// saw2sin
module saw2sin
( input  var        i_clk
, input  var [15:0] i_saw
, output var [15:0] o_sin
);
logic invert;
always_comb invert = i_saw[15];
logic reverse;
always_comb reverse = i_saw[14];
logic [15:0] qsaw;
always_comb qsaw = reverse
  ? {~i_saw[13:0], 2'b11}  
  : {i_saw[13:0], 2'b01};  
logic [15:0] qsin;
cordic cordic
( .i_qph (qsaw)
, .o_sin (qsin)
);
logic [16:0] sin;
always_ff @(posedge i_clk) sin <= reverse
  ? (invert ? ~{1'b1, qsin[15:0]}           
            : {1'b1, qsin[15:0]} + 17'd1)   
  : (invert ? ~{1'b1, qsin[15:0]} + 17'd2   
            : {1'b1, qsin[15:0]} + 17'd0);  
always_comb o_sin = sin[16:1];
endmodule
Size in the first run: about 6800 cells after synthesis, ~33 I/O pins.
clock: 19.9 ns
lec_check: 0
abc_area: 1
cap_margin: 20
core_aspect_ratio: 1.33
core_margin: 2
core_utilization: 72
cts_cluster_diameter: 312
cts_cluster_size: 92
place_density: 0.35
setup_slack_margin: 3.88
slew_margin: 20
tns_end_percent: 5
run.sh (not shown) runs the stock make flow with config.mk's settings and CLKGATE_MAP_FILE=.
The starting point did not get past detailed placement (3_5_place_dp).
Next try:
Settings changed: ABC_AREA 1 to not set, CORE_ASPECT_RATIO 1.33 to not set, CORE_UTILIZATION 72 to 15, CTS_CLUSTER_DIAMETER 312 to not set, CTS_CLUSTER_SIZE 92 to not set, PLACE_DENSITY 0.35 to not set, SETUP_SLACK_MARGIN 3.88 to not set, TNS_END_PERCENT 5 to not set.
Clock period 19.9 ns to 76.6 ns, I/O delays scaled along.
Result: Now the flow went through all stages and came out clean. Synthesized cell count went down by roughly a tenth. Area after synthesis falls slightly. Die area went up to 4.7 times its value.

---

Starting RTL as in the previous note.
export LEC_CHECK = 0
export ABC_AREA = 1
export CAP_MARGIN = 20
export CORE_ASPECT_RATIO = 1.33
export CORE_MARGIN = 2
export CORE_UTILIZATION = 72
export CTS_CLUSTER_DIAMETER = 312
export CTS_CLUSTER_SIZE = 92
export SETUP_SLACK_MARGIN = 3.88
export SLEW_MARGIN = 20
export TNS_END_PERCENT = 5
create_clock -name core_clock -period 19.9 [get_ports {i_clk}]
The starting point did not get past detailed placement.
Next try:
ABC_AREA = not set   (was 1)
CORE_ASPECT_RATIO = not set   (was 1.33)
CORE_UTILIZATION = 40   (was 72)
CTS_CLUSTER_DIAMETER = not set   (was 312)
CTS_CLUSTER_SIZE = not set   (was 92)
SETUP_SLACK_MARGIN = not set   (was 3.88)
TNS_END_PERCENT = not set   (was 5)
clock period = 70.0 ns   (was 19.9 ns; I/O delays follow)
Result: The changed run went through all stages and came out clean. Die area is higher by 77%. Synthesized area is lower by 0.65%. Synthesized cell count is lower by 11%.

---

Starting RTL as in the previous note.
Design saw2sin, start of the top module:
module saw2sin
( input  var        i_clk
, input  var [15:0] i_saw
, output var [15:0] o_sin
);
Settings: LEC_CHECK=0, ABC_AREA=1, CAP_MARGIN=15, CORE_MARGIN=2, CORE_UTILIZATION=72, CTS_CLUSTER_DIAMETER=372, CTS_CLUSTER_SIZE=99, PLACE_DENSITY=0.38, SLEW_MARGIN=35, TNS_END_PERCENT=10; clock period 38.2 ns.
The first run stopped in detailed placement, error DPL-0038.
Next try:
- ABC_AREA: 1 -> unset
- CAP_MARGIN: 15 -> 20
- CORE_UTILIZATION: 72 -> 57
- CTS_CLUSTER_DIAMETER: 372 -> unset
- CTS_CLUSTER_SIZE: 99 -> unset
- PLACE_DENSITY: 0.38 -> unset
- SLEW_MARGIN: 35 -> 20
- TNS_END_PERCENT: 10 -> unset
- clock period: 38.2 -> 58.1 ns (I/O delays scaled with it)
Now the flow aborted during global routing on GRT-0232.
Die area rose by 25%.
Synthesized cell count is lower by 11%.
Area after synthesis drops by 0.65%.
Next try:
- CORE_UTILIZATION: 57 -> 40
- MIN_ROUTING_LAYER: unset -> met2
- clock period: 58.1 -> 63.8 ns (I/O delays scaled with it)
With this change the flow passed the timing, design-rule and antenna checks.
Synthesized cell count is unchanged.
Die size went up by 42%.
Area after synthesis is unchanged.
Next try:
- ABC_AREA: unset -> 1
- CAP_MARGIN: 20 -> 10
- CELL_PAD_IN_SITES_GLOBAL_PLACEMENT: unset -> 1
- CORE_ASPECT_RATIO: unset -> 1.23
- CORE_MARGIN: 2 -> 4
- CTS_CLUSTER_DIAMETER: unset -> 36
- GPL_ROUTABILITY_DRIVEN: unset -> 0
- GPL_TIMING_DRIVEN: unset -> 0
- MIN_ROUTING_LAYER: met2 -> met1
- PLACE_DENSITY_LB_ADDON: unset -> 0.05
Effect:
- cell area goes down by 20%
- count of clock-buffer cells in the layout came out higher by 1
- synthesized area rose by 0.65%
- worst hold slack gets worse by 0.20 ns
- wire length is lower by 16%
Next try:
- ABC_AREA: 1 -> unset
- CAP_MARGIN: 10 -> 20
- CELL_PAD_IN_SITES_GLOBAL_PLACEMENT: 1 -> unset
- CORE_ASPECT_RATIO: 1.23 -> unset
- CORE_MARGIN: 4 -> 2
- CORE_UTILIZATION: 40 -> 70
- CTS_CLUSTER_DIAMETER: 36 -> unset
- GPL_ROUTABILITY_DRIVEN: 0 -> unset
- GPL_TIMING_DRIVEN: 0 -> unset
- MIN_ROUTING_LAYER: met1 -> unset
- PLACE_DENSITY_LB_ADDON: 0.05 -> unset
- clock period: 63.8 -> 54.0 ns (I/O delays scaled with it)
Now the flow failed in detailed placement, error DPL-0038.
Area after synthesis drops by 0.65%.
Die size is lower by 44%.
Synthesized cell count drops by 11%.
